==> flow/config.mk <==
export PLATFORM = sky130hd
export DESIGN_NAME = FFT_TOB
export DESIGN_NICKNAME = FFT_TOB
export VERILOG_FILES = /design/flow/design.v
export SDC_FILE = /design/flow/constraint.sdc
export NUM_CORES = 4
export LEC_CHECK = 0
export ABC_AREA = 1
export CAP_MARGIN = 20
export CORE_MARGIN = 2
export CORE_UTILIZATION = 72
export CTS_CLUSTER_DIAMETER = 310
export PLACE_DENSITY = 0.63
export SLEW_MARGIN = 20
==> flow/constraint.sdc <==
create_clock -name core_clock -period 21.9 [get_ports {clk}]
set_input_delay 4.3800 -clock core_clock [delete_from_list [all_inputs] [get_ports {clk}]]
set_output_delay 4.3800 -clock core_clock [all_outputs]
set_load 0.01 [all_outputs]
==> flow/design.v <==
module  MUX2x1_ASYNC #  ( parameter  WIDTH = 16 )
  (
  input    wire signed [WIDTH-1:0]           Input_One   ,
  input    wire signed [WIDTH-1:0]           Input_Two   ,
  input    wire                              Selection   ,
  output   wire        [WIDTH-1:0]           Output_Mux 
  );
assign  Output_Mux  = (Selection) ? Input_One:Input_Two;
endmodule
module  Register_File # ( parameter WIDTH = 16            , 
                                    DEPTH = 8             
                                    )
  (
    input     wire    signed    [WIDTH-1:0]   Input_Re    ,
    input     wire    signed    [WIDTH-1:0]   Input_Im    ,
    input     wire                            clk         ,
    input     wire                            rst         ,
    input     wire                            Enable      ,
    output    wire    signed    [WIDTH-1:0]   Output_Re   ,
    output    wire    signed    [WIDTH-1:0]   Output_Im     
  );
  reg signed  [WIDTH-1:0] reg_re [DEPTH-1:0];
  reg signed  [WIDTH-1:0] reg_im [DEPTH-1:0];
integer I;
assign Output_Re = reg_re [DEPTH-1];
assign Output_Im = reg_im [DEPTH-1];
  always @  ( posedge  clk  or  negedge rst )
  begin
    if(~rst)
      begin
        for (  I = 0  ;  I <  DEPTH ; I = I+1 )
        begin
          reg_re[I] <=  'b0 ;
          reg_im[I] <=  'b0 ;
        end
      end
    else
      begin
        if(Enable)
          begin
            reg_re[0] <=  Input_Re ;
            reg_im[0] <=  Input_Im ;
            for(  I = 1 ; I < DEPTH ; I = I+1  )
            begin
             reg_re[I] <=  reg_re[I-1];
             reg_im[I] <=  reg_im[I-1];
            end
          end
        else
          begin
             for (  I = 0  ;  I <  DEPTH ; I = I+1 )
              begin
                reg_re[I] <=  'b0 ;
                reg_im[I] <=  'b0 ;
             end
          end
      end
  end
endmodule
module Swap # ( parameter WIDTH = 16  )
  (
  input   wire    signed  [ WIDTH-1  : 0 ]    Input_Re        ,
  input   wire    signed  [ WIDTH-1  : 0 ]    Input_Im        ,
  input   wire                                Control_signal  ,
  output  wire    signed  [ WIDTH-1  : 0 ]    Output_Re       ,
  output  wire    signed  [ WIDTH-1  : 0 ]    Output_Im       
  );
  wire    signed  [ WIDTH-1  : 0 ]    input_re_complement       ;  
  wire    signed  [ WIDTH-1  : 0 ]    input_im_complement       ;  
assign input_re_complement  =    Input_Im ;
assign input_im_complement  =    (~Input_Re )+1'b1;
MUX2x1_ASYNC #(.WIDTH(WIDTH)) U5_MUX_Re
(
.Input_One  (input_re_complement)               ,
.Input_Two  (Input_Re)    ,
.Selection  (Control_signal)         ,
.Output_Mux (Output_Re)
);
MUX2x1_ASYNC #(.WIDTH(WIDTH)) U6_MUX_Im
(
.Input_One  (input_im_complement)               ,
.Input_Two  (Input_Im)    ,
.Selection  (Control_signal)         ,
.Output_Mux (Output_Im)
);
endmodule
module Butterfly #    ( parameter         WIDTH    = 16 ,
                                          DEPTH    = 8  
                                          )
  (
  input   wire    signed    [WIDTH-1:0]   Input_Re      ,
  input   wire    signed    [WIDTH-1:0]   Input_Im      ,
  input   wire                            clk           ,
  input   wire                            rst           ,
  input   wire                            ctrl_signal   ,
  input   wire                            cordic_valid  ,
  output  wire    signed    [WIDTH-1:-0]  Output_Re     ,
  output  wire    signed    [WIDTH-1:0]   Output_Im
  );
  wire  signed [WIDTH-1:0]    reg_re_out      ;
  wire  signed [WIDTH-1:0]    reg_im_out      ;
  wire  signed [WIDTH-1:0]    mux_out_one     ; 
  wire  signed [WIDTH-1:0]    mux_out_two     ; 
  wire  signed [WIDTH-1:0]    mux_one_in      ; 
  wire  signed [WIDTH-1:0]    mux_two_in      ; 
  wire  signed [WIDTH-1:0]    mux_three_in    ; 
  wire  signed [WIDTH-1:0]    mux_four_in     ; 
  assign mux_two_in   =  reg_re_out - Input_Re  ;
  assign mux_one_in   =  reg_im_out - Input_Im  ;
  assign mux_three_in =  Input_Im + reg_im_out;
  assign mux_four_in  =  Input_Re + reg_re_out;
  Register_File #(.WIDTH(16),.DEPTH(DEPTH)) U1_REGFILE
(
.Input_Re   (mux_out_two)   ,
.Input_Im   (mux_out_one)   , 
.clk        (clk)           ,
.rst        (rst)           ,
.Output_Re  (reg_re_out)    ,
.Enable     (cordic_valid)  ,
.Output_Im  (reg_im_out)   
);
MUX2x1_ASYNC #(.WIDTH(WIDTH)) U1_MUX 
(
.Input_One  (mux_one_in)      ,
.Input_Two  (Input_Im)        ,
.Selection  (ctrl_signal)     ,
.Output_Mux (mux_out_one)
);
MUX2x1_ASYNC #(.WIDTH(WIDTH)) U2_MUX 
(
.Input_One  (mux_two_in)      ,
.Input_Two  (Input_Re)        ,
.Selection  (ctrl_signal)     ,
.Output_Mux (mux_out_two)
);
MUX2x1_ASYNC #(.WIDTH(WIDTH)) U3_MUX 
(
.Input_One  (mux_three_in)    ,
.Input_Two  (reg_im_out)      ,
.Selection  (ctrl_signal)     ,
.Output_Mux (Output_Im)
);
MUX2x1_ASYNC #(.WIDTH(WIDTH)) U4_MUX 
(
.Input_One  (mux_four_in)    ,
.Input_Two  (reg_re_out)     ,
.Selection  (ctrl_signal)    ,
.Output_Mux (Output_Re)
);  
endmodule
module multiplier #(parameter WIDTH       =16        ,
                              FIXED_POINT =11
                              )
(
  input   wire signed   [WIDTH-1:0]     In_One_Re    ,
  input   wire signed   [WIDTH-1:0]     In_One_Im    ,
  input   wire signed   [WIDTH-1:0]     In_Two_Re    ,
  input   wire signed   [WIDTH-1:0]     In_Two_Im    ,
  input   wire                          clk          ,
  input   wire                          rst          ,
  input   wire                          Enable       ,
  output  reg  signed   [WIDTH-1:0]     Out_Re       ,
  output  reg  signed   [WIDTH-1:0]     Out_Im
  );
  wire  signed [WIDTH-1:0]      subtractor_one;  
  wire  signed [WIDTH-1:0]      subtractor_two;  
  wire  signed [WIDTH-1:0]      add_one       ;  
  wire  signed [(2*WIDTH)-1:0]  multi_one     ;  
  wire  signed [(2*WIDTH)-1:0]  multi_two     ;  
  wire  signed [(2*WIDTH)-1:0]  multi_three   ;  
  wire  signed [2*WIDTH:0]      add_re        ;  
  wire  signed [2*WIDTH:0]      add_im        ;  
assign subtractor_one   =   In_One_Re-In_One_Im;
assign subtractor_two   =   In_Two_Re-In_Two_Im;
assign add_one          =   In_One_Re+In_One_Im;
assign multi_one     =   In_Two_Re  * subtractor_one;
assign multi_two     =   In_One_Im  * subtractor_two;
assign multi_three   =   In_Two_Im  * add_one       ;
assign add_re       =    multi_one   + multi_two      ;
assign add_im       =    multi_three + multi_two      ;
always @ (*)
begin
     if(Enable)
       begin
        Out_Re = add_re[WIDTH+FIXED_POINT-1:FIXED_POINT] ;
        Out_Im = add_im[WIDTH+FIXED_POINT-1:FIXED_POINT] ;
       end
     else
      begin
        Out_Re  =  'b0;
        Out_Im  =  'b0;  
      end
end
endmodule
module  exponential # ( parameter   WIDTH=16 )
  (
  input   wire            Multiplier_Enable   ,
  input   wire            clk                 ,
  input   wire            rst                 ,
  output  reg             mux_selection       ,
  output  reg [WIDTH-1:0] br                  ,
  output  reg [WIDTH-1:0] bi                  
  );
  reg [3:0] counter;
  localparam       [WIDTH-1:0]        w2R = 'b0000010110101000 ,
								                      W2I = 'b1111101001011000 ,
								                     	W4R = 'b0000000000000000 ,
								                     	W4I = 'b1111100000000000 ,
								                     	W6R = 'b1111101001011000 ,
								                     	W6I = 'b1111101001011000 ,
								                     	W1R = 'b0000011101100100 ,
								                     	W1I = 'b1111110011110000 ,
								                     	W3R = 'b0000001100010000 ,
								                     	W3I = 'b1111100010011100 ,
								                     	W9R = 'b1111100010011100 ,
								                     	W9I = 'b0000001100010000 ;
always  @ ( posedge clk or  negedge rst)
begin
   if(!rst)
    begin
      counter <=  'b0;
    end
   else
    begin
      if(Multiplier_Enable)
         begin
          counter <= counter +1'b1;
        end
     else
        begin
         counter <=counter;
        end
    end
end
always @(*)
begin
	if(counter =='d5 || counter == 'd10)
	begin
		br = w2R;
		bi = W2I;
		mux_selection = 'b1;
	end
	else if(counter =='d6)
	begin
		br = W4R;
		bi = W4I;
		mux_selection = 'b1;
	end
	else if (counter =='d7 || counter == 'd14)
	begin
		br = W6R;
		bi = W6I;
		mux_selection = 'b1;
	end
	else if (counter =='d9 )
	begin
		br = W1R;
		bi = W1I;
		mux_selection = 'b1;
	end
	else if (counter =='d11 || counter == 'd13)
	begin
		br = W3R;
		bi = W3I;
		mux_selection = 'b1;
	end
	else if (counter =='d15 )
	begin
		br = W9R;
		bi = W9I;
		mux_selection = 'b1;
	end
	else
	begin
		br = 'b1;
		bi = 'b1;
		mux_selection = 'b0;
	end
end
endmodule
module Control_Unit # ( parameter   WIDTH     = 16  ,
                                    STAGES    = 6   
                                    )
  (
  input   wire                clk                 ,   
  input   wire                rst                 ,
  input   wire                Cordic_Valid        ,
  output  reg                 Multiplier_Enable   ,
  output  reg                 FFT_Valid           ,
  output  wire   [STAGES-1:0] Control_Signal_Out
  );
  reg   [4:0] counter ; 
  wire     c1,c2,c3,c4,c5,c6;
  assign Control_Signal_Out = {c6,c5,c4,c3,c2,c1} ;
  always @(posedge clk or negedge rst)
begin
    if(!rst)
    begin
        FFT_Valid <= 'b0;
        Multiplier_Enable <= 'b0;
    end
    else
    begin
        if(counter == 'd14)
          begin
            FFT_Valid <= 'b1;
          end
        else
          begin
            FFT_Valid <=FFT_Valid;  
          end
        if(counter == 'd11)
        begin
            Multiplier_Enable <= 'b1;
        end
    end
end
always  @ ( posedge clk or  negedge rst)
begin
  if(!rst)
   begin
     counter  <=  'b0;
   end  
  else
    begin
      if(Cordic_Valid)
        begin
          counter <= counter  + 'b1;   
        end
      else
        begin
          counter <=  counter ;
        end
    end
end
assign c6 = counter[0]                                    ;
assign c5= counter[0] &(!counter[1])                      ;
assign c4 = counter[1]                                    ;
assign c3 = counter[2]                                    ;
assign c2 = (~counter[3]&counter[2])                        ; 
assign c1 = counter[3]                                    ;      
endmodule
module FFT_TOB  # ( parameter   DEPTH_BUTTER_ONE    = 8    ,
                                DEPTH_BUTTER_TWO    = 4    ,
                                DEPTH_BUTTER_THREE  = 2    ,
                                DEPTH_BTTER_FOUR    = 1    ,  
                                WIDTH               = 16   ,
                                STAGES              = 6    ,
                                FIXED_POINT         = 11   )
( 
input     wire    signed      [WIDTH-1:0]     Input_re          ,
input     wire    signed      [WIDTH-1:0]     Input_Im          ,
input     wire                                cordic_Valid      ,
input     wire                                clk               ,
input     wire                                rst               ,
output    wire    signed      [WIDTH-1:0]     Output_FFT_Re     ,
output    wire    signed      [WIDTH-1:0]     Output_FFT_Im     ,
output    wire                                Data_Valid    
);
wire   [STAGES-1:0]   control_output        ;
wire                  multiplier_enable     ;
wire                  mux_selection         ;
wire     [WIDTH-1:0]  output_re_stage_one   ;
wire     [WIDTH-1:0]  output_im_stage_one   ;
wire     [WIDTH-1:0]  output_re_stage_two   ;
wire     [WIDTH-1:0]  output_im_stage_two   ;
wire     [WIDTH-1:0]  output_re_stage_three ;
wire     [WIDTH-1:0]  output_im_stage_three ;
wire     [WIDTH-1:0]  output_re_swap_one    ;
wire     [WIDTH-1:0]  output_im_swap_one    ;
wire     [WIDTH-1:0]  output_re_swap_two    ;
wire     [WIDTH-1:0]  output_im_swap_two    ;
wire     [WIDTH-1:0]  output_re_twiddle     ;
wire     [WIDTH-1:0]  output_im_twiddle     ;
wire     [WIDTH-1:0]  output_re_multiplier  ;
wire     [WIDTH-1:0]  output_im_multiplier  ;
wire     [WIDTH-1:0]  output_re_mux         ;
wire     [WIDTH-1:0]  output_im_mux         ;
Control_Unit #(.WIDTH(WIDTH),.STAGES(STAGES)) U1_Control
(
.clk                 (clk)                  ,   
.rst                 (rst)                  ,
.Cordic_Valid        (cordic_Valid)         ,
.Multiplier_Enable   (multiplier_enable)    ,
.FFT_Valid           (Data_Valid)           ,
.Control_Signal_Out  (control_output)
);
Butterfly #(.WIDTH(WIDTH),.DEPTH(DEPTH_BUTTER_ONE)) U1_Butterfly
(
.Input_Re      (Input_re)                   ,
.Input_Im      (Input_Im)                   ,
.clk           (clk)                        ,
.rst           (rst)                        ,
.ctrl_signal   (control_output[0])          ,
.cordic_valid  (cordic_Valid)               ,
.Output_Re     (output_re_stage_one)        ,
.Output_Im     (output_im_stage_one)
);
Swap #(.WIDTH(WIDTH)) U1_Swap
(
.Input_Re         (output_re_stage_one)    ,
.Input_Im         (output_im_stage_one)    ,
.Control_signal   (control_output[1])      ,
.Output_Re        (output_re_swap_one)     ,
.Output_Im        (output_im_swap_one)
);
Butterfly #(.WIDTH(WIDTH),.DEPTH(DEPTH_BUTTER_TWO)) U2_Butterfly
(
.Input_Re      (output_re_swap_one)        ,
.Input_Im      (output_im_swap_one)        ,
.clk           (clk)                       ,
.rst           (rst)                       ,
.ctrl_signal   (control_output[2])         ,
.cordic_valid  (cordic_Valid)              ,
.Output_Re     (output_re_stage_two)       , 
.Output_Im     (output_im_stage_two)
);
exponential #(.WIDTH(WIDTH)) U1_Exponential
(
.Multiplier_Enable   (multiplier_enable)                   ,
.clk                 (clk)                ,
.rst                 (rst)                ,
.mux_selection       (mux_selection)      ,
.br                  (output_re_twiddle)  ,
.bi                  (output_im_twiddle) 
);
multiplier #(.WIDTH(WIDTH),.FIXED_POINT(FIXED_POINT)) U1_Multiplier
(
.In_One_Re   (output_re_stage_two)        ,
.In_One_Im   (output_im_stage_two)        ,
.In_Two_Re   (output_re_twiddle)          ,
.In_Two_Im   (output_im_twiddle)          ,
.clk         (clk)                        ,
.rst         (rst)                        ,
.Enable      (multiplier_enable)          ,
.Out_Re      (output_re_multiplier)       ,
.Out_Im      (output_im_multiplier)
);
MUX2x1_ASYNC #(.WIDTH(WIDTH))  U1_Mux_Re_Multiplier
(
.Input_One  (output_re_multiplier)        ,    
.Input_Two  (output_re_stage_two)         ,
.Selection  (mux_selection)               ,
.Output_Mux (output_re_mux)
);
MUX2x1_ASYNC #(.WIDTH(WIDTH))  U1_Mux_Im_Multiplier
(
.Input_One  (output_im_multiplier)        ,
.Input_Two  (output_im_stage_two)         ,
.Selection  (mux_selection)               ,
.Output_Mux (output_im_mux)
);
Butterfly #(.WIDTH(WIDTH),.DEPTH(DEPTH_BUTTER_THREE)) U3_Butterfly
(
.Input_Re      (output_re_mux)            ,
.Input_Im      (output_im_mux)            ,
.clk           (clk)                      ,
.rst           (rst)                      ,
.ctrl_signal   (control_output[3])        ,
.cordic_valid  (cordic_Valid)             ,
.Output_Re     (output_re_stage_three)    ,
.Output_Im     (output_im_stage_three)
 );
Swap #(.WIDTH(WIDTH)) U2_Swap
(
.Input_Re         (output_re_stage_three) ,
.Input_Im         (output_im_stage_three) ,
.Control_signal   (control_output[4])     ,
.Output_Re        (output_re_swap_two)    ,
.Output_Im        (output_im_swap_two)
);
Butterfly #(.WIDTH(WIDTH),.DEPTH(DEPTH_BTTER_FOUR)) U4_Butterfly
(
.Input_Re      (output_re_swap_two)     ,  
.Input_Im      (output_im_swap_two)     ,
.clk           (clk)                    ,
.rst           (rst)                    ,
.ctrl_signal   (control_output[5])      ,
.cordic_valid  (cordic_Valid)           ,
.Output_Re     (Output_FFT_Re)          ,
.Output_Im     (Output_FFT_Im)
);
endmodule
==> flow/run.sh <==
#!/bin/bash
# the make line also repeats each setting of config.mk as NAME=value (left out here)
make -C /OpenROAD-flow-scripts/flow DESIGN_CONFIG=/design/flow/config.mk WORK_HOME=/design/flow/orfs CLKGATE_MAP_FILE= finish
==> results of run 1 <==
[layer usage]
metal  track usage  overflow
met1         0.775         6
met2         0.945        90
met3         0.609        10
met4         0.781        86
met5         0.345         0
[stage by stage]
stage                     TNS [ns]  instances
after floorplan              -1.45       6833
after global placement      -51.53       8652
after detailed placement    -63.91       8652
after CTS                   -26.95       8895
[repair_timing]
item | CTS
buffers inserted | 149
setup endpoints to repair | 32
pin swaps | 282
resized | 510
==> PnR_summary.wiki, run 1 <==
== Implementation results ==
{| class="wikitable"
! Metric !! Value
|-
| Run status || aborted with a tool error
|-
| Last stage || 5_1_grt
|-
| Run-stopping error || [ERROR GRT-0232] Routing congestion too high. Check the congestion heatmap in the GUI.
|-
| Dominant cell by count in the synthesized netlist || sky130_fd_sc_hd__inv_1
|-
| Clock buffer count from CTS || approximately 52
|-
| Sequential-to-total area share from yosys stat || 0.226
|-
| HPWL reported at the end of detailed placement || about 130 mm
|-
| Hold buffer count at CTS || 0
|-
| Netlist cell types || around 59
|-
| Number of clock sinks seen by CTS || slightly below 500
|-
| Simple Share, Synth || 0.162
|-
| Chip Width || ~280 um
|-
| Syn Nets || about 8000
|-
| Syn Area/Cell || approximately 8.0 um2
|-
| Number of enable-type register cells in the synthesized netlist || 0
|-
| Top comb family, area || adder cells
|-
| Post-synthesis cell area || roughly 54000 um2
|-
| Chip area from the yosys synthesis statistics || around 54000 um2
|-
| Proportion of register bits with asynchronous set or reset after synthesis || 1.00
|-
| Library cell occupying the most area in the post-synthesis netlist || sky130_fd_sc_hd__fa_1
|-
| Vert. Die Dim || around 280 um
|-
| CTS Buffer Depth || 3
|-
| Cells in synth_stat.txt || around 6800
|-
| Routability cong. || ~1.0
|-
| Post-Place Worst Slack || -3.46 ns
|-
| XOR Share, Synth || 0.0347
|-
| Depth of the CTS H-tree || 2
|-
| Number of cells produced by synthesis || ~6800
|-
| Standard cell area after detailed placement || ~64000 um2
|-
| Most used DFF post-synth || sky130_fd_sc_hd__dfrtp_1
|-
| Chip Footprint || roughly 80000 um2
|-
| Overall routing resource usage || 0.775
|-
| Mux cell area share after synthesis || 0.000184
|-
| Count of port buffers added during placement || about 67
|-
| Overflow left after global routing || 192
|-
| Top cells by instance count after synthesis || 1678 x sky130_fd_sc_hd__inv_1, 1275 x sky130_fd_sc_hd__nand2_1, 615 x sky130_fd_sc_hd__fa_1, 579 x sky130_fd_sc_hd__nor2_1, 543 x sky130_fd_sc_hd__ha_1
|-
| Number of I/O pins || approximately 68
|-
| Seq cells post-synth || just under 500
|-
| FP Core Util || 0.729
|-
| Aoi share || 0.0938
|-
| Clk root buf || sky130_fd_sc_hd__clkbuf_16
|-
| Adder-cell share of the synthesized area || 0.352
|-
| Number of core rows || 100
|-
| Share of the synthesized area in the top cell type || 0.227
|-
| Biggest area cells || sky130_fd_sc_hd__fa_1 23%, sky130_fd_sc_hd__dfrtp_1 23%, sky130_fd_sc_hd__ha_1 13%, sky130_fd_sc_hd__inv_1 12%, sky130_fd_sc_hd__nand2_1 8.8%
|-
| Core area || between 70000 and 80000 um2
|-
| Synth warn || 15
|}
==> run 2, diff against run 1 <==
Settings changed: ABC_AREA 1 to unset, CELL_PAD_IN_SITES_GLOBAL_PLACEMENT set to 2, CORE_ASPECT_RATIO set to 1.94, CORE_UTILIZATION 72 to 59, CTS_CLUSTER_DIAMETER 310 to 196, GPL_ROUTABILITY_DRIVEN set to 0, GPL_TIMING_DRIVEN set to 1, PLACE_DENSITY 0.63 to 0.45, SETUP_SLACK_MARGIN set to 4.96, SLEW_MARGIN 20 to 25, TNS_END_PERCENT set to 35.
Clock period 21.9 ns to 25.0 ns, I/O delays scaled along.
==> run 2 against run 1 <==
  * The layout now fails its checks (negative setup slack)
  * Synthesized cell count decreased by 15%
  * Synthesized area decreased by 0.78%
  * Die size increased by 21%
==> PnR_summary.wiki, run 2 <==
== Flow metrics ==
{| class="wikitable"
! Metric !! Value
|-
| Share of the synthesized area in the top cell type || 0.228
|-
| Number of core rows || 154
|-
| Maximum number of pins on one net before global-route repair || about 150
|-
| Post-detailed-route wirelength per cell || 21.8 um
|-
| Worst Setup SP || Input_re[6]
|-
| Maximum clock skew at final layout || 0.0308 ns
|-
| Syn Nets || approximately 7000
|-
| Netlist cell types || between 100 and 150
|-
| Total number of vias || approximately 43000
|-
| Fill count || around 7000
|-
| # nets final || between 7000 and 8000
|-
| Adder-cell share of the synthesized area || 0.354
|-
| CP Capture Type || output pin
|-
| Crit Path Class || in -> out
|-
| XOR Share, Synth || 0.0600
|-
| Number of warnings in the stage logs || between 150 and 200
|-
| Number of enable-type register cells in the synthesized netlist || 0
|-
| Seq cells post-synth || ~490
|-
| Clock buffer count from CTS || about 47
|-
| CTS clock-pin slew for the worst setup and hold paths || about 0.070 ns
|-
| CP bufs+invs || 20
|-
| Clk root buf || sky130_fd_sc_hd__clkbuf_16
|-
| Top delay family on crit path || adder cells
|-
| Least setup slack across all paths after layout || -0.797 ns
|-
| Drt drc || 0
|-
| CP Launch Type || input port
|-
| Number of cells produced by synthesis || around 5800
|-
| Number of violations reported at the end of detailed-routing iteration 0 || between 2000 and 2500
|-
| Dominant cell type by count on the critical path || sky130_fd_sc_hd__fa_1
|-
| Count of port buffers added during placement || around 67
|-
| Area Overhead vs Synth || 22.1%
|-
| Max-slew violation count || 0
|-
| Total Neg Setup Slack || -5.48 ns
|-
| Crit path max-delay cell type || sky130_fd_sc_hd__or4_4
|-
| Number of global-route vias before repair || ~48000
|-
| Post-synthesis cell area || approximately 54000 um2
|-
| Endpoint of the lowest-slack register-to-register path || U4_Butterfly.U1_REGFILE.reg_im[0][15]
|-
| Total detailed-routing wirelength || ~170 mm
|-
| Final count of negative-setup-slack endpoints || 13
|-
| CTS Buffer Depth || 3
|-
| Library cell occupying the most area in the post-synthesis netlist || sky130_fd_sc_hd__fa_1
|-
| Cells in synth_stat.txt || 5829
|-
| Top cells by instance count after synthesis || 978 x sky130_fd_sc_hd__inv_1, 615 x sky130_fd_sc_hd__fa_1, 590 x sky130_fd_sc_hd__nor2_1, 543 x sky130_fd_sc_hd__ha_1, 491 x sky130_fd_sc_hd__dfrtp_1
|-
| ANT nets after route || 0
|-
| CTS tree || done
|-
| Post-route design area || roughly 66000 um2
|-
| Clock latency reported for the late side of the worst-skew pair || about 0.63 ns
|-
| Core area || a little over 90000 um2
|-
| Top comb family, area || adder cells
|-
| Required time worst endpoint || 20.00 ns
|-
| Slew @ Worst Pin || between 0.9 and 1 ns
|-
| Peak Freq || between 30 and 40 MHz
|-
| Biggest fanout along the worst timing path || 6
|-
| Aoi share || 0.108
|-
| Sequential-to-total area share from yosys stat || 0.228
|-
| FP Core Util || 0.594
|-
| Hold Crit Class || reg -> reg
|-
| Most used DFF post-synth || sky130_fd_sc_hd__dfrtp_1
|-
| Number of iterations in the first detailed-routing pass || 5
|-
| Vert. Die Dim || about 430 um
|-
| Data arrival at the endpoint of the critical path || ~21 ns
|-
| Wire length of the first global-routing pass || 264 mm
|-
| Standard cell area after detailed placement || between 60000 and 70000 um2
|-
| Chip Footprint || approximately 94000 um2
|-
| Syn Area/Cell || 9.25 um2
|-
| Mux cell area share after synthesis || 0.0197
|-
| Simple Share, Synth || 0.146
|-
| Beginning of the worst hold path || U2_Butterfly.U1_REGFILE.reg_im[1][1]
|-
| Final period demand of the worst path || approximately 26 ns
|-
| HPWL reported at the end of detailed placement || around 130 mm
|-
| Depth of the worst register-to-register path || 72
|-
| Worst Hold Endpoint || U2_Butterfly.U1_REGFILE.reg_im[2][1]
|-
| Chip area from the yosys synthesis statistics || around 54000 um2
|-
| Relative max-transition margin || 0.344
|-
| Depth of the CTS H-tree || 2
|-
| Cell count of the worst hold path || 1
|-
| Cycle use final || 1.03
|-
| Synth warn || 15
|-
| Number of I/O pins || between 60 and 70
|-
| Logic depth of the worst setup path including buffers || approximately 74
|-
| Number of clock sinks seen by CTS || around 500
|-
| Worst setup slack for register-to-register paths || a little under 7 ns
|-
| Max-cap violations || 0
|-
| Biggest area cells || sky130_fd_sc_hd__fa_1 23%, sky130_fd_sc_hd__dfrtp_1 23%, sky130_fd_sc_hd__ha_1 13%, sky130_fd_sc_hd__inv_1 6.8%, sky130_fd_sc_hd__xnor2_1 4.8%
|-
| Unrepaired setup endpoints after global routing || yes
|-
| Overflow left after global routing || 0
|-
| Post-detailed-route via-to-cell ratio || approximately 5.6
|-
| Initial antenna violation count || 4
|-
| Overall routing resource usage || 0.369
|-
| Run status || failed layout checks
|-
| Largest stage delay on the critical path || between 0.5 and 0.6 ns
|-
| Count of final hold-check violations || 0
|-
| Causes of the layout check failure || negative setup slack
|-
| Proportion of register bits with asynchronous set or reset after synthesis || 1.00
|-
| CP Capture Point || Output_FFT_Im[15]
|-
| Dominant cell by count in the synthesized netlist || sky130_fd_sc_hd__inv_1
|-
| Launch point of the worst reg-to-reg path || U1_Exponential.counter[0]
|-
| Chip Width || between 200 and 250 um
|}
## run 2: layer usage
layer  track usage  part of all wire
met5             0           0.00017
met4         0.344              0.11
met3        0.0569             0.044
met2         0.660              0.51
met1         0.364              0.33
## run 2: cell type report
type	count	area, um2	share of cell area
timing repair buffer	886	7110	0.108
tap	1170	1460	0.0222
clock buffer	55	1270	0.0192
sequential	491	12300	0.187
inverter	992	3740	0.0569
multi-input combinational	4134	39600	0.601
clock inverter	33	399	0.00606
antenna	3	7.51	0.000114
## run 2: metrics by stage
| step | hold slack, ns | std cells | setup WS [ns] | utilization |
|---|---|---|---|---|
| after floorplan | 0.434 | 5829 | 0.713 | - |
| after global placement | 0.435 | 7577 | -2.38 | 0.677 |
| after detailed placement | 0.440 | 7577 | -2.52 | 0.677 |
| after CTS | 0.449 | 7718 | -0.900 | 0.711 |
| after global routing | 0.462 | 7761 | -1.40 | 0.726 |
| final | 0.446 | 7764 | -0.797 | 0.726 |
## run 2: what timing repair did
item | in CTS | in global routing
pin swaps | 152 | 125
buffers inserted | 53 | 42
setup endpoints to repair | 52 | 49
hold buffers | 0 | 0
gates resized | 310 | 205
hold endpoints to repair | 0 | 0
==> run 3, diff against run 2 <==
Settings changed: CELL_PAD_IN_SITES_GLOBAL_PLACEMENT 2 to unset, CORE_ASPECT_RATIO 1.94 to unset, CORE_UTILIZATION 59 to 9, CTS_CLUSTER_DIAMETER 196 to unset, GPL_ROUTABILITY_DRIVEN 0 to unset, GPL_TIMING_DRIVEN 1 to unset, PLACE_DENSITY 0.45 to unset, SETUP_SLACK_MARGIN 4.96 to unset, SLEW_MARGIN 25 to 20, TNS_END_PERCENT 35 to unset.
Clock period 25.0 ns to 40.4 ns, I/O delays scaled along.
==> run 3 against run 2 <==
  * Final cell count grew 78%
  * Register-to-register slack improved by 15 ns
  * Clock-buffer cell count increased by 19
  * Global-route usage is 32 points lower
  * Now clean on timing, DRC and antenna
  * Wire length is 13% lower
  * Critical endpoint unchanged
==> PnR_summary.wiki, run 3 <==
== Flow metrics ==
{| class="wikitable"
! Metric !! Value
|-
| Total number of vias || slightly below 40000
|-
| CP Capture Point || Output_FFT_Im[15]
|-
| Clock latency reported for the late side of the worst-skew pair || a little over 0.7 ns
|-
| Unrepaired setup endpoints after global routing || no
|-
| Post-detailed-route wirelength per cell || 10.6 um
|-
| Depth of the CTS H-tree || 2
|-
| Initial antenna violation count || 3
|-
| Data arrival at the endpoint of the critical path || 27.75 ns
|-
| Biggest area cells || sky130_fd_sc_hd__fa_1 23%, sky130_fd_sc_hd__dfrtp_1 23%, sky130_fd_sc_hd__ha_1 13%, sky130_fd_sc_hd__inv_1 6.8%, sky130_fd_sc_hd__xnor2_1 4.8%
|-
| Number of global-route vias before repair || 39811
|-
| Aoi share || 0.108
|-
| Overall routing resource usage || 0.0479
|-
| Largest stage delay on the critical path || around 1.0 ns
|-
| Final period demand of the worst path || roughly 36 ns
|-
| Post-synthesis cell area || roughly 54000 um2
|-
| Adder-cell share of the synthesized area || 0.354
|-
| CP Capture Type || output pin
|-
| Cycle use final || 0.887
|-
| Slew @ Worst Pin || 1.31 ns
|-
| Share of the synthesized area in the top cell type || 0.228
|-
| Number of I/O pins || slightly below 70
|-
| Worst Setup SP || Input_re[1]
|-
| Worst Hold Endpoint || U1_Butterfly.U1_REGFILE.reg_im[1][5]
|-
| Post-detailed-route via-to-cell ratio || 2.82
|-
| Dpl cells || 13742
|-
| Proportion of register bits with asynchronous set or reset after synthesis || 1.00
|-
| CTS clock-pin slew for the worst setup and hold paths || 0.06 ns
|-
| Number of cells upsized or downsized after cts || 0
|-
| Worst hold slack || 0.408 ns
|-
| Wire length of the first global-routing pass || ~230 mm
|-
| Seq cells post-synth || a little under 500
|-
| Clock buffer count from CTS || around 54
|-
| Clk root buf || sky130_fd_sc_hd__clkbuf_16
|-
| Final std cells w/o fill || ~14000
|-
| Worst setup slack for register-to-register paths || 21.71 ns
|-
| CP bufs+invs || 12
|-
| Maximum number of pins on one net before global-route repair || 257
|-
| Beginning of the worst hold path || U1_Butterfly.U1_REGFILE.reg_im[0][5]
|-
| Number of enable-type register cells in the synthesized netlist || 0
|-
| Final count of negative-setup-slack endpoints || 0
|-
| Run status || no timing/DRC/antenna violations
|-
| ANT nets after route || 0
|-
| Cell count of the worst hold path || 1
|-
| Number of iterations in the first detailed-routing pass || 6
|-
| Chip Footprint || between 600000 and 700000 um2
|-
| Relative max-transition margin || 0.128
|-
| Top delay family on crit path || adder cells
|-
| Core area || between 500000 and 600000 um2
|-
| Number of clock sinks seen by CTS || ~500
|-
| CP Launch Type || input port
|-
| CTS Buffer Depth || 3
|-
| Required time worst endpoint || between 30 and 40 ns
|-
| Crit path max-delay cell type || sky130_fd_sc_hd__a2111oi_0
|-
| Maximum clock skew at final layout || a little under 0.07 ns
|-
| Netlist cell types || approximately 110
|-
| CTS tree || done
|-
| Total Neg Setup Slack || 0 ns
|-
| Max-cap violations || 0
|-
| XOR Share, Synth || 0.0600
|-
| Crit Path Class || in -> out
|-
| Vert. Die Dim || 778 um
|-
| Cells in synth_stat.txt || roughly 5800
|-
| Syn Area/Cell || just over 9 um2
|-
| Chip Width || between 700 and 800 um
|-
| Synth warn || 15
|-
| Simple Share, Synth || 0.146
|-
| Count of final hold-check violations || 0
|-
| Drt drc || 0
|-
| Hold Crit Class || reg -> reg
|-
| Launch point of the worst reg-to-reg path || U1_Control.counter[3]
|-
| Buffers inserted by post-CTS timing repair || 0
|-
| Syn Nets || between 7000 and 8000
|-
| Fill count || between 60000 and 70000
|-
| Chip area from the yosys synthesis statistics || ~54000 um2
|-
| Dominant cell by count in the synthesized netlist || sky130_fd_sc_hd__inv_1
|-
| Hold buffer count at CTS || 0
|-
| Depth of the worst register-to-register path || between 60 and 70
|-
| Number of cells produced by synthesis || approximately 5800
|-
| Peak Freq || 27.9 MHz
|-
| FP Core Util || 0.0902
|-
| Endpoint of the lowest-slack register-to-register path || U4_Butterfly.U1_REGFILE.reg_im[0][15]
|-
| Dominant cell type by count on the critical path || sky130_fd_sc_hd__inv_1
|-
| Overflow left after global routing || 0
|-
| Top comb family, area || adder cells
|-
| Number of violations reported at the end of detailed-routing iteration 0 || ~2600
|-
| HPWL reported at the end of detailed placement || ~120 mm
|-
| Most used DFF post-synth || sky130_fd_sc_hd__dfrtp_1
|-
| # nets final || around 7000
|-
| Library cell occupying the most area in the post-synthesis netlist || sky130_fd_sc_hd__fa_1
|-
| Total detailed-routing wirelength || 147 mm
|-
| Count of port buffers added during placement || 67
|-
| Biggest fanout along the worst timing path || 12
|-
| Routability cong. || 0.888
|-
| Logic depth of the worst setup path including buffers || 68
|-
| Top cells by instance count after synthesis || 978 x sky130_fd_sc_hd__inv_1, 615 x sky130_fd_sc_hd__fa_1, 590 x sky130_fd_sc_hd__nor2_1, 543 x sky130_fd_sc_hd__ha_1, 491 x sky130_fd_sc_hd__dfrtp_1
|-
| Number of core rows || approximately 280
|-
| Mux cell area share after synthesis || 0.0197
|-
| Area Overhead vs Synth || 22.8%
|-
| Max-slew violation count || 0
|-
| Sequential-to-total area share from yosys stat || 0.228
|-
| Fraction of the core area covered by cells at the end of the flow || 0.111
|-
| Number of warnings in the stage logs || 174
|}
[run 3: final cells by class]
type | count | area [um2] | share of cell area
timing repair buffer | 119 | 1110 | 0.0167
clock inverter | 24 | 394 | 0.00595
sequential | 491 | 12300 | 0.186
multi-input combinational | 4134 | 37200 | 0.561
inverter | 992 | 3730 | 0.0562
clock buffer | 74 | 1520 | 0.0229
antenna | 1 | 2.50 | 0.0000378
tap | 8008 | 10000 | 0.151
[run 3: routing by layer]
metal	global-route usage	vias up	part of all wire
met3	0.00668	176	0.055
met1	0.0650	19604	0.46
met4	0.0131	0	0.027
met2	0.0792	975	0.46
met5	0	-	0
li1	-	18298	-
[run 3: metrics by stage]
step,worst slack (ns),cell area (um2)
floorplan,8.81,53900
global placement,4.81,64300
detailed placement,4.70,64300
CTS,4.63,66200
global route,3.38,66200
finish,4.57,66200
==> run 4, diff against run 3 <==
Settings changed: ABC_AREA set to 1, CORE_ASPECT_RATIO set to 1.05, CORE_UTILIZATION 9 to 72, CTS_CLUSTER_DIAMETER set to 31, CTS_CLUSTER_SIZE set to 72, GPL_ROUTABILITY_DRIVEN set to 1, HOLD_SLACK_MARGIN set to -0.08, MAX_ROUTING_LAYER set to met4, MIN_ROUTING_LAYER set to met1, PLACE_DENSITY_LB_ADDON set to 0.21, SETUP_SLACK_MARGIN set to 3.54, SLEW_MARGIN 20 to 25, TNS_END_PERCENT set to 5.
Clock period 40.4 ns to 27.1 ns, I/O delays scaled along.
==> run 4 against run 3 <==
  * Now fails the layout checks on negative setup slack
  * Critical endpoint is now Output_FFT_Re[13]
  * Final cell count is 40% lower
  * Register-to-register slack worse by 13 ns
  * Non-clock buffer count is 381 higher
  * Global-route usage is 42 points higher
  * Worst setup slack worse by 4.9 ns
==> PnR_summary.wiki, run 4 <==
== Flow metrics ==
{| class="wikitable"
! Metric !! Value
|-
| Run status || failed layout checks
|-
| Causes of the layout check failure || negative setup slack
|-
| Maximum clock skew at final layout || between 0.08 and 0.09 ns
|-
| Number of enable-type register cells in the synthesized netlist || 0
|-
| Mux cell area share after synthesis || 0.000184
|-
| ANT nets after route || 0
|-
| Drt drc || 0
|-
| Slew @ Worst Pin || about 1.4 ns
|-
| Biggest fanout along the worst timing path || 6
|-
| Number of core rows || between 100 and 150
|-
| Chip Width || 272 um
|-
| Launch point of the worst reg-to-reg path || U1_Exponential.counter[3]
|-
| Fill count || a little under 4000
|-
| # nets final || roughly 8400
|-
| Adder-cell share of the synthesized area || 0.352
|-
| Netlist cell types || slightly below 60
|-
| Number of iterations in the first detailed-routing pass || 14
|-
| Sequential-to-total area share from yosys stat || 0.226
|-
| Most used DFF post-synth || sky130_fd_sc_hd__dfrtp_1
|-
| Area Overhead vs Synth || 18.8%
|-
| Wire length on met3 || 23.8 mm
|-
| Clk root buf || sky130_fd_sc_hd__clkbuf_16
|-
| CP Launch Type || input port
|-
| Least setup slack across all paths after layout || -0.287 ns
|-
| Total Neg Setup Slack || -0.376 ns
|-
| Clock latency reported for the late side of the worst-skew pair || about 0.7 ns
|-
| XOR Share, Synth || 0.0347
|-
| Dominant cell by count in the synthesized netlist || sky130_fd_sc_hd__inv_1
|-
| Initial antenna violation count || 6
|-
| Syn Nets || between 8000 and 9000
|-
| Depth of the worst register-to-register path || between 80 and 90
|-
| Maximum number of pins on one net before global-route repair || 211
|-
| Chip Footprint || 77700 um2
|-
| Number of cells produced by synthesis || between 6000 and 7000
|-
| Post-detailed-route wirelength per cell || roughly 24 um
|-
| Largest stage delay on the critical path || roughly 0.63 ns
|-
| Number of I/O pins || 68
|-
| Number of clock sinks seen by CTS || roughly 490
|-
| CP Capture Point || Output_FFT_Re[13]
|-
| Wire length of the first global-routing pass || approximately 280 mm
|-
| Routability cong. || 1.04
|-
| Crit Path Class || in -> out
|-
| Highest routed layer || met4
|-
| Met1 layer wirelength in the final routing || about 65 mm
|-
| Required time worst endpoint || roughly 22 ns
|-
| Data arrival at the endpoint of the critical path || 21.97 ns
|-
| Peak Freq || about 37 MHz
|-
| Proportion of register bits with asynchronous set or reset after synthesis || 1.00
|-
| Endpoint of the lowest-slack register-to-register path || U4_Butterfly.U1_REGFILE.reg_im[0][15]
|-
| Number of violations reported at the end of detailed-routing iteration 0 || between 7000 and 8000
|-
| Length of routed met2 wiring || roughly 87 mm
|-
| Overflow left after global routing || 0
|-
| Post-detailed-route via-to-cell ratio || about 6.2
|-
| Total number of vias || about 52000
|-
| HPWL reported at the end of detailed placement || roughly 120 mm
|-
| Logic depth of the worst setup path including buffers || about 83
|-
| Core area || roughly 75000 um2
|-
| CTS tree || done
|-
| Dominant cell type by count on the critical path || sky130_fd_sc_hd__fa_1
|-
| Max-cap violations || 0
|-
| Seq cells post-synth || between 400 and 500
|-
| Worst Hold Endpoint || U2_Butterfly.U1_REGFILE.reg_re[2][7]
|-
| Number of global-route vias before repair || just over 50000
|-
| Hold Crit Class || reg -> reg
|-
| Clock buffer count from CTS || 85
|-
| Overall routing resource usage || 0.473
|-
| Total detailed-routing wirelength || between 150 and 200 mm
|-
| Worst Setup SP || Input_Im[0]
|-
| Crit path max-delay cell type || sky130_fd_sc_hd__a21oi_1
|-
| Relative max-transition margin || 0.0432
|-
| Share of the synthesized area in the top cell type || 0.227
|-
| CTS Buffer Depth || 3
|-
| Aoi share || 0.0938
|-
| Top cells by instance count after synthesis || 1678 x sky130_fd_sc_hd__inv_1, 1275 x sky130_fd_sc_hd__nand2_1, 615 x sky130_fd_sc_hd__fa_1, 579 x sky130_fd_sc_hd__nor2_1, 543 x sky130_fd_sc_hd__ha_1
|-
| Post-synthesis cell area || about 54000 um2
|-
| Chip area from the yosys synthesis statistics || around 54000 um2
|-
| Beginning of the worst hold path || U2_Butterfly.U1_REGFILE.reg_re[1][7]
|-
| Cells in synth_stat.txt || around 6800
|-
| Syn Area/Cell || roughly 8 um2
|-
| Depth of the CTS H-tree || 3
|-
| Count of final hold-check violations || 0
|-
| CTS clock-pin slew for the worst setup and hold paths || approximately 0.050 ns
|-
| Top delay family on crit path || adder cells
|-
| Number of warnings in the stage logs || 178
|-
| Count of port buffers added during placement || between 60 and 70
|-
| Final period demand of the worst path || 27.39 ns
|-
| FP Core Util || 0.725
|-
| Biggest area cells || sky130_fd_sc_hd__fa_1 23%, sky130_fd_sc_hd__dfrtp_1 23%, sky130_fd_sc_hd__ha_1 13%, sky130_fd_sc_hd__inv_1 12%, sky130_fd_sc_hd__nand2_1 8.8%
|-
| Library cell occupying the most area in the post-synthesis netlist || sky130_fd_sc_hd__fa_1
|-
| Cycle use final || 1.01
|-
| CP Capture Type || output pin
|-
| Vert. Die Dim || roughly 290 um
|-
| Worst setup slack for register-to-register paths || approximately 8.6 ns
|-
| Top comb family, area || adder cells
|-
| Synth warn || 15
|-
| Final count of negative-setup-slack endpoints || 3
|-
| Simple Share, Synth || 0.162
|-
| Unrepaired setup endpoints after global routing || yes
|-
| Max-slew violation count || 0
|-
| Cell count of the worst hold path || 2
|-
| CP bufs+invs || 18
|}
==> run 4: cell type report <==
type,instances,area [um2],share of cell area
Clock buffer,96,2250,0.0348
Antenna cell,6,15.0,0.000233
Timing Repair Buffer,500,4040,0.0626
Clock inverter,59,698,0.0108
Tap cell,997,1250,0.0193
Multi-Input combinational cell,4452,37600,0.582
Inverter,1714,6460,0.100
Sequential cell,491,12300,0.190
==> run 4: routing by layer <==
metal | vias to the layer above | track usage
li1 | 21396 | -
met1 | 24434 | 0.556
met2 | 4408 | 0.741
met3 | 1719 | 0.0975
met4 | 0 | 0.310
met5 | - | -
==> run 4: repair_timing <==
action                                  in CTS  in global routing
pin swaps                                  222                231
gates resized                              419                255
setup buffers                              117                 57
hold buffers                                 0                  0
endpoints found under the setup margin      32                 32
==> run 4: per-stage QoR <==
step / utilization / setup slack, ns / hold slack (ns) / instances / area [um2]
2_1_floorplan: - / 2.54 / 0.413 / 6833 / 54700
3_3_place_gp: 0.771 / -0.0884 / 0.414 / 7979 / 57900
3_5_place_dp: 0.771 / -0.467 / 0.420 / 7979 / 57900
4_1_cts: 0.842 / 1.50 / 0.411 / 8251 / 63100
5_1_grt: 0.861 / -0.558 / 0.439 / 8315 / 64600
6_report: 0.861 / -0.287 / 0.406 / 8315 / 64600
==> run 5, diff against run 4 <==
Settings changed: ABC_AREA 1 to unset, CAP_MARGIN 20 to 40, CORE_ASPECT_RATIO 1.05 to unset, CTS_CLUSTER_DIAMETER 31 to 339, CTS_CLUSTER_SIZE 72 to 100, GPL_ROUTABILITY_DRIVEN 1 to unset, HOLD_SLACK_MARGIN -0.08 to unset, MAX_ROUTING_LAYER met4 to unset, MIN_ROUTING_LAYER met1 to unset, PLACE_DENSITY set to 0.4, PLACE_DENSITY_LB_ADDON 0.21 to unset, SETUP_SLACK_MARGIN 3.54 to unset, SLEW_MARGIN 25 to 20, TNS_END_PERCENT 5 to unset.
Clock period 27.1 ns to 12.2 ns, I/O delays scaled along.
==> run 5 against run 4 <==
  * The run now fails in 5_1_grt
  * Synthesized area is 0.78% lower
  * Die size is 0.77% lower
  * Synthesized cell count is 15% lower
==> PnR_summary.wiki, run 5 <==
== Implementation results ==
{| class="wikitable"
! Metric !! Value
|-
| Run status || aborted with a tool error
|-
| Last stage || 5_1_grt
|-
| Run-stopping error || [ERROR GRT-0232] Routing congestion too high. Check the congestion heatmap in the GUI.
|-
| Biggest area cells || sky130_fd_sc_hd__fa_1 23%, sky130_fd_sc_hd__dfrtp_1 23%, sky130_fd_sc_hd__ha_1 13%, sky130_fd_sc_hd__inv_1 6.8%, sky130_fd_sc_hd__xnor2_1 4.8%
|-
| Post-synthesis cell area || around 54000 um2
|-
| Netlist cell types || between 100 and 150
|-
| Syn Area/Cell || ~9.3 um2
|-
| Clk root buf || sky130_fd_sc_hd__clkbuf_16
|-
| Number of core rows || approximately 100
|-
| Dominant cell by count in the synthesized netlist || sky130_fd_sc_hd__inv_1
|-
| Number of I/O pins || about 68
|-
| XOR Share, Synth || 0.0600
|-
| Mux cell area share after synthesis || 0.0197
|-
| CTS Buffer Depth || 3
|-
| Synth warn || 15
|-
| Number of cells produced by synthesis || between 5000 and 6000
|-
| Chip area from the yosys synthesis statistics || 53900 um2
|-
| Most used DFF post-synth || sky130_fd_sc_hd__dfrtp_1
|-
| Cells in synth_stat.txt || 5829
|-
| Sequential-to-total area share from yosys stat || 0.228
|-
| Routability cong. || between 1 and 1.5
|-
| Core area || ~74000 um2
|-
| Library cell occupying the most area in the post-synthesis netlist || sky130_fd_sc_hd__fa_1
|-
| Top comb family, area || adder cells
|-
| Chip Footprint || 77100 um2
|-
| Adder-cell share of the synthesized area || 0.354
|-
| Proportion of register bits with asynchronous set or reset after synthesis || 1.00
|-
| Count of port buffers added during placement || ~67
|-
| Simple Share, Synth || 0.146
|-
| Hold buffer count at CTS || 0
|-
| Number of enable-type register cells in the synthesized netlist || 0
|-
| Depth of the CTS H-tree || 1
|-
| Syn Nets || around 7000
|-
| Overflow left after global routing || 2
|-
| Share of the synthesized area in the top cell type || 0.228
|-
| Aoi share || 0.108
|-
| Clock buffer count from CTS || 8
|-
| Vert. Die Dim || ~280 um
|-
| Number of clock sinks seen by CTS || approximately 500
|-
| Top cells by instance count after synthesis || 978 x sky130_fd_sc_hd__inv_1, 615 x sky130_fd_sc_hd__fa_1, 590 x sky130_fd_sc_hd__nor2_1, 543 x sky130_fd_sc_hd__ha_1, 491 x sky130_fd_sc_hd__dfrtp_1
|-
| Overall routing resource usage || 0.684
|-
| Seq cells post-synth || just under 500
|-
| HPWL reported at the end of detailed placement || ~140 mm
|-
| FP Core Util || 0.726
|-
| Chip Width || between 200 and 300 um
|}
-- run 5: per-stage QoR --
step                      std cells  setup TNS (ns)  worst slack [ns]  cell area, um2
after floorplan                5829         -349.00             -6.96           55100
after global placement         7841         -543.16             -9.13           65100
after detailed placement       7846         -580.80             -9.56           65200
after CTS                      7967         -432.27             -8.12           68500
-- run 5: timing repair --
action / CTS
buffers inserted: 123
resized: 604
cloned: 0
endpoints found under the setup margin: 96
pin swaps: 222
-- run 5: metal layers --
| layer | track usage | GRT overflow |
|---|---|---|
| met3 | 0.443 | 0 |
| met1 | 0.683 | 0 |
| met4 | 0.709 | 2 |
| met5 | 0.157 | 0 |
| met2 | 0.911 | 0 |
==> run 6, diff against run 5 <==
Settings changed: CAP_MARGIN 40 to 0, PLACE_DENSITY 0.4 to unset, TNS_END_PERCENT set to 10.
Clock period 12.2 ns to 11.0 ns, I/O delays scaled along.
==> run 6 against run 5 <==
  * The flow again stops in 5_1_grt
  * Synthesized area unchanged
  * Synthesized cell count unchanged
  * Die size unchanged
==> PnR_summary.wiki, run 6 <==
== Implementation results ==
{| class="wikitable"
! Metric !! Value
|-
| Most used DFF post-synth || sky130_fd_sc_hd__dfrtp_1
|-
| FP Core Util || 0.726
|-
| Number of cells produced by synthesis || 5829
|-
| Run-stopping error || [ERROR GRT-0232] Routing congestion too high. Check the congestion heatmap in the GUI.
|-
| Syn Nets || approximately 7000
|-
| Chip area from the yosys synthesis statistics || around 54000 um2
|-
| Syn Area/Cell || 9.25 um2
|-
| Clk root buf || sky130_fd_sc_hd__clkbuf_16
|-
| Clock buffer count from CTS || 9
|-
| Synth warn || 15
|-
| Dominant cell by count in the synthesized netlist || sky130_fd_sc_hd__inv_1
|-
| Top cells by instance count after synthesis || 978 x sky130_fd_sc_hd__inv_1, 615 x sky130_fd_sc_hd__fa_1, 590 x sky130_fd_sc_hd__nor2_1, 543 x sky130_fd_sc_hd__ha_1, 491 x sky130_fd_sc_hd__dfrtp_1
|-
| Number of enable-type register cells in the synthesized netlist || 0
|-
| Proportion of register bits with asynchronous set or reset after synthesis || 1.00
|-
| Share of the synthesized area in the top cell type || 0.228
|-
| Netlist cell types || between 100 and 150
|-
| Post-Place Worst Slack || -10.75 ns
|-
| Core area || about 74000 um2
|-
| Overall routing resource usage || 0.763
|-
| Library cell occupying the most area in the post-synthesis netlist || sky130_fd_sc_hd__fa_1
|-
| Chip Width || around 280 um
|-
| Overflow left after global routing || roughly 410
|-
| Last stage || 5_1_grt
|-
| Seq cells post-synth || slightly below 500
|-
| Number of clock sinks seen by CTS || between 400 and 500
|-
| HPWL reported at the end of detailed placement || about 140 mm
|-
| Count of port buffers added during placement || approximately 67
|-
| Top comb family, area || adder cells
|-
| XOR Share, Synth || 0.0600
|-
| Post-synthesis cell area || approximately 54000 um2
|-
| Sequential-to-total area share from yosys stat || 0.228
|-
| Number of I/O pins || around 70
|-
| Biggest area cells || sky130_fd_sc_hd__fa_1 23%, sky130_fd_sc_hd__dfrtp_1 23%, sky130_fd_sc_hd__ha_1 13%, sky130_fd_sc_hd__inv_1 6.8%, sky130_fd_sc_hd__xnor2_1 4.8%
|-
| Depth of the CTS H-tree || 1
|-
| Run status || aborted with a tool error
|-
| Routability cong. || between 1 and 1.5
|-
| Mux cell area share after synthesis || 0.0197
|-
| Vert. Die Dim || ~280 um
|-
| Simple Share, Synth || 0.146
|-
| Hold buffer count at CTS || 0
|-
| Adder-cell share of the synthesized area || 0.354
|-
| Aoi share || 0.108
|-
| Number of core rows || 100
|-
| Chip Footprint || between 70000 and 80000 um2
|-
| CTS Buffer Depth || 3
|-
| Cells in synth_stat.txt || between 5000 and 6000
|}
## run 6: timing repair
item,CTS
pin swaps,247
setup buffers,111
setup endpoints to repair,96
gates resized,494
## run 6: layer usage
metal | global-route usage | GRT overflow
met4 | 0.802 | 152
met5 | 0.217 | 2
met3 | 0.571 | 5
met1 | 0.753 | 4
met2 | 0.956 | 249
## run 6: through the flow
stage,instance area [um2],util,cells
after CTS,67500,0.908,7967
after detailed placement,64700,0.870,7846
after global placement,64700,0.870,7846
after floorplan,54600,-,5829
==> run 7, diff against run 6 <==
Settings changed: ABC_AREA set to 1, CAP_MARGIN 0 to 10, CTS_CLUSTER_DIAMETER 339 to 329, CTS_CLUSTER_SIZE 100 to 98, SETUP_SLACK_MARGIN set to 3.85, TNS_END_PERCENT 10 to unset.
Clock period 11.0 ns to 16.1 ns, I/O delays scaled along.
==> run 7 against run 6 <==
  * The flow again stops in 5_1_grt
  * Synthesized cell count up 17%
  * Die size up 0.77%
  * Synthesized area up 0.78%
==> PnR_summary.wiki, run 7 <==
== Implementation results ==
{| class="wikitable"
! Metric !! Value
|-
| Top comb family, area || adder cells
|-
| Adder-cell share of the synthesized area || 0.352
|-
| Syn Nets || between 8000 and 9000
|-
| Run-stopping error || [ERROR GRT-0116] Global routing finished with congestion. Check the congestion regions in the DRC Viewer.
|-
| Overflow left after global routing || between 800 and 900
|-
| CTS Buffer Depth || 3
|-
| HPWL reported at the end of detailed placement || around 150 mm
|-
| Core area || around 75000 um2
|-
| Clk root buf || sky130_fd_sc_hd__clkbuf_16
|-
| Aoi share || 0.0938
|-
| Number of I/O pins || slightly below 70
|-
| Standard cell area after detailed placement || ~66000 um2
|-
| Run status || aborted with a tool error
|-
| Chip Width || approximately 280 um
|-
| Chip Footprint || just under 80000 um2
|-
| Top cells by instance count after synthesis || 1678 x sky130_fd_sc_hd__inv_1, 1275 x sky130_fd_sc_hd__nand2_1, 615 x sky130_fd_sc_hd__fa_1, 579 x sky130_fd_sc_hd__nor2_1, 543 x sky130_fd_sc_hd__ha_1
|-
| Library cell occupying the most area in the post-synthesis netlist || sky130_fd_sc_hd__fa_1
|-
| Cells in synth_stat.txt || approximately 6800
|-
| Number of cells produced by synthesis || between 6000 and 7000
|-
| Share of the synthesized area in the top cell type || 0.227
|-
| Count of port buffers added during placement || ~67
|-
| Dpl cells || between 8000 and 9000
|-
| Number of enable-type register cells in the synthesized netlist || 0
|-
| Sequential-to-total area share from yosys stat || 0.226
|-
| Netlist cell types || 59
|-
| Syn Area/Cell || between 7 and 8 um2
|-
| XOR Share, Synth || 0.0347
|-
| Biggest area cells || sky130_fd_sc_hd__fa_1 23%, sky130_fd_sc_hd__dfrtp_1 23%, sky130_fd_sc_hd__ha_1 13%, sky130_fd_sc_hd__inv_1 12%, sky130_fd_sc_hd__nand2_1 8.8%
|-
| Synth warn || 15
|-
| Routability cong. || roughly 1.0
|-
| Post-synthesis cell area || 54400 um2
|-
| Dominant cell by count in the synthesized netlist || sky130_fd_sc_hd__inv_1
|-
| Last stage || 5_1_grt
|-
| Chip area from the yosys synthesis statistics || 54400 um2
|-
| Seq cells post-synth || 491
|-
| Proportion of register bits with asynchronous set or reset after synthesis || 1.00
|-
| Most used DFF post-synth || sky130_fd_sc_hd__dfrtp_1
|-
| Mux cell area share after synthesis || 0.000184
|-
| Clock buffer count from CTS || 9
|-
| Simple Share, Synth || 0.162
|-
| Number of clock sinks seen by CTS || 491
|-
| Depth of the CTS H-tree || 1
|-
| Overall routing resource usage || 0.791
|-
| FP Core Util || 0.729
|-
| Vert. Die Dim || between 200 and 300 um
|-
| Number of core rows || roughly 100
|}
run 7: stage by stage:
| stage | setup slack [ns] | TNS (ns) | hold slack [ns] |
|---|---|---|---|
| after CTS | -5.30 | -174.32 | 0.378 |
| after detailed placement | -7.08 | -288.51 | 0.419 |
| after global placement | -6.60 | -249.44 | 0.413 |
| after floorplan | -3.95 | -90.36 | 0.413 |
run 7: layer usage:
layer | GRT overflow | global-route usage
met4 | 278 | 0.815
met3 | 21 | 0.604
met1 | 13 | 0.788
met2 | 521 | 0.977
met5 | 6 | 0.285
run 7: repair_timing:
action,in CTS
gates resized,712
buffers inserted,198
pin swaps,395
gates cloned,0
setup endpoints to repair,96
hold endpoints to repair,0
hold buffers,0
==> run 8, diff against run 7 <==
Settings changed: CAP_MARGIN 10 to 0, CORE_UTILIZATION 72 to 70, CTS_CLUSTER_DIAMETER 329 to 310, CTS_CLUSTER_SIZE 98 to 39, HOLD_SLACK_MARGIN set to 0.3, PLACE_DENSITY_LB_ADDON set to 0.02, SETUP_SLACK_MARGIN 3.85 to 4.08, TNS_END_PERCENT set to 5.
Clock period 16.1 ns to 15.0 ns, I/O delays scaled along.
==> run 8 against run 7 <==
  * The flow again stops in 5_1_grt
  * Synthesized cell count did not move
  * Synthesized area stayed put
  * Die size is 2.8% higher
==> PnR_summary.wiki, run 8 <==
== Implementation results ==
{| class="wikitable"
! Metric !! Value
|-
| Number of I/O pins || 68
|-
| Post-Place Worst Slack || -7.48 ns
|-
| Syn Nets || 8026
|-
| Share of the synthesized area in the top cell type || 0.227
|-
| Clock buffer count from CTS || 16
|-
| Routability cong. || a little over 1
|-
| Vert. Die Dim || between 200 and 300 um
|-
| Most used DFF post-synth || sky130_fd_sc_hd__dfrtp_1
|-
| XOR Share, Synth || 0.0347
|-
| Core area || 77200 um2
|-
| Chip Footprint || approximately 80000 um2
|-
| Syn Area/Cell || between 7 and 8 um2
|-
| Dpl cells || 8992
|-
| Top cells by instance count after synthesis || 1678 x sky130_fd_sc_hd__inv_1, 1275 x sky130_fd_sc_hd__nand2_1, 615 x sky130_fd_sc_hd__fa_1, 579 x sky130_fd_sc_hd__nor2_1, 543 x sky130_fd_sc_hd__ha_1
|-
| Number of cells produced by synthesis || 6833
|-
| Chip area from the yosys synthesis statistics || between 50000 and 60000 um2
|-
| Adder-cell share of the synthesized area || 0.352
|-
| Number of enable-type register cells in the synthesized netlist || 0
|-
| Run status || aborted with a tool error
|-
| FP Core Util || 0.704
|-
| Number of clock sinks seen by CTS || between 400 and 500
|-
| Run-stopping error || [ERROR GRT-0228] Horizontal edge usage exceeds the maximum allowed. (1, 20) usage=65535 limit=3200
|-
| Clk root buf || sky130_fd_sc_hd__clkbuf_16
|-
| CTS Buffer Depth || 3
|-
| Sequential-to-total area share from yosys stat || 0.226
|-
| Hold buffer count at CTS || 0
|-
| Cells in synth_stat.txt || around 7000
|-
| Top comb family, area || adder cells
|-
| Standard cell area after detailed placement || approximately 65000 um2
|-
| Last stage || 5_1_grt
|-
| Library cell occupying the most area in the post-synthesis netlist || sky130_fd_sc_hd__fa_1
|-
| Synth warn || 15
|-
| Chip Width || ~280 um
|-
| Dominant cell by count in the synthesized netlist || sky130_fd_sc_hd__inv_1
|-
| Netlist cell types || roughly 60
|-
| Mux cell area share after synthesis || 0.000184
|-
| Post-synthesis cell area || ~54000 um2
|-
| HPWL reported at the end of detailed placement || 140 mm
|-
| Seq cells post-synth || between 400 and 500
|-
| Biggest area cells || sky130_fd_sc_hd__fa_1 23%, sky130_fd_sc_hd__dfrtp_1 23%, sky130_fd_sc_hd__ha_1 13%, sky130_fd_sc_hd__inv_1 12%, sky130_fd_sc_hd__nand2_1 8.8%
|-
| Number of core rows || around 100
|-
| Depth of the CTS H-tree || 1
|-
| Aoi share || 0.0938
|-
| Simple Share, Synth || 0.162
|-
| Count of port buffers added during placement || about 67
|-
| Proportion of register bits with asynchronous set or reset after synthesis || 1.00
|}
[run 8: repair_timing]
action / CTS
setup buffers: 97
pin swaps: 266
gates resized: 540
endpoints found under the setup margin: 96
==> run 9, diff against run 8 <==
Settings changed: CAP_MARGIN 0 to 20, CORE_UTILIZATION 70 to 72, CTS_CLUSTER_DIAMETER 310 to 249, CTS_CLUSTER_SIZE 39 to 72, HOLD_SLACK_MARGIN 0.3 to -0.09, MAX_ROUTING_LAYER set to met4, PLACE_DENSITY_LB_ADDON 0.02 to 0.22, SETUP_SLACK_MARGIN 4.08 to unset.
Clock period 15.0 ns to 20.7 ns, I/O delays scaled along.
==> run 9 against run 8 <==
  * The flow again stops in 5_1_grt
  * Synthesized area is the same
  * Synthesized cell count is the same
  * Die size fell by 2.7%
==> PnR_summary.wiki, run 9 <==
== Implementation results ==
{| class="wikitable"
! Metric !! Value
|-
| Netlist cell types || 59
|-
| Number of cells produced by synthesis || between 6000 and 7000
|-
| Proportion of register bits with asynchronous set or reset after synthesis || 1.00
|-
| Syn Nets || roughly 8000
|-
| Dpl cells || a little under 9000
|-
| Share of the synthesized area in the top cell type || 0.227
|-
| Cells in synth_stat.txt || 6833
|-
| Post-synthesis cell area || roughly 54000 um2
|-
| Simple Share, Synth || 0.162
|-
| Number of core rows || around 100
|-
| Core area || 74600 um2
|-
| HPWL reported at the end of detailed placement || approximately 140 mm
|-
| Run status || aborted with a tool error
|-
| Depth of the CTS H-tree || 1
|-
| Adder-cell share of the synthesized area || 0.352
|-
| Aoi share || 0.0938
|-
| Library cell occupying the most area in the post-synthesis netlist || sky130_fd_sc_hd__fa_1
|-
| Number of enable-type register cells in the synthesized netlist || 0
|-
| Count of port buffers added during placement || ~67
|-
| Post-Place Worst Slack || -4.23 ns
|-
| Sequential-to-total area share from yosys stat || 0.226
|-
| Chip area from the yosys synthesis statistics || ~54000 um2
|-
| Last stage || 5_1_grt
|-
| CTS Buffer Depth || 3
|-
| Chip Footprint || slightly below 80000 um2
|-
| Standard cell area after detailed placement || 63800 um2
|-
| Mux cell area share after synthesis || 0.000184
|-
| Number of clock sinks seen by CTS || just under 500
|-
| Top comb family, area || adder cells
|-
| Number of I/O pins || around 68
|-
| Top cells by instance count after synthesis || 1678 x sky130_fd_sc_hd__inv_1, 1275 x sky130_fd_sc_hd__nand2_1, 615 x sky130_fd_sc_hd__fa_1, 579 x sky130_fd_sc_hd__nor2_1, 543 x sky130_fd_sc_hd__ha_1
|-
| Biggest area cells || sky130_fd_sc_hd__fa_1 23%, sky130_fd_sc_hd__dfrtp_1 23%, sky130_fd_sc_hd__ha_1 13%, sky130_fd_sc_hd__inv_1 12%, sky130_fd_sc_hd__nand2_1 8.8%
|-
| Vert. Die Dim || 279 um
|-
| FP Core Util || 0.729
|-
| Syn Area/Cell || 7.95 um2
|-
| Clk root buf || sky130_fd_sc_hd__clkbuf_16
|-
| Routability cong. || 1.07
|-
| Synth warn || 15
|-
| Seq cells post-synth || between 400 and 500
|-
| Chip Width || between 200 and 300 um
|-
| Most used DFF post-synth || sky130_fd_sc_hd__dfrtp_1
|-
| XOR Share, Synth || 0.0347
|-
| Clock buffer count from CTS || 11
|-
| Dominant cell by count in the synthesized netlist || sky130_fd_sc_hd__inv_1
|}
[run 9: through the flow]
step            util
2_1_floorplan      -
3_3_place_gp   0.856
3_5_place_dp   0.856
4_1_cts        0.886
[run 9: repair_timing]
action	CTS
endpoints found under the setup margin	32
buffers inserted	69
hold buffers	0
gates resized	393
pin swaps	223
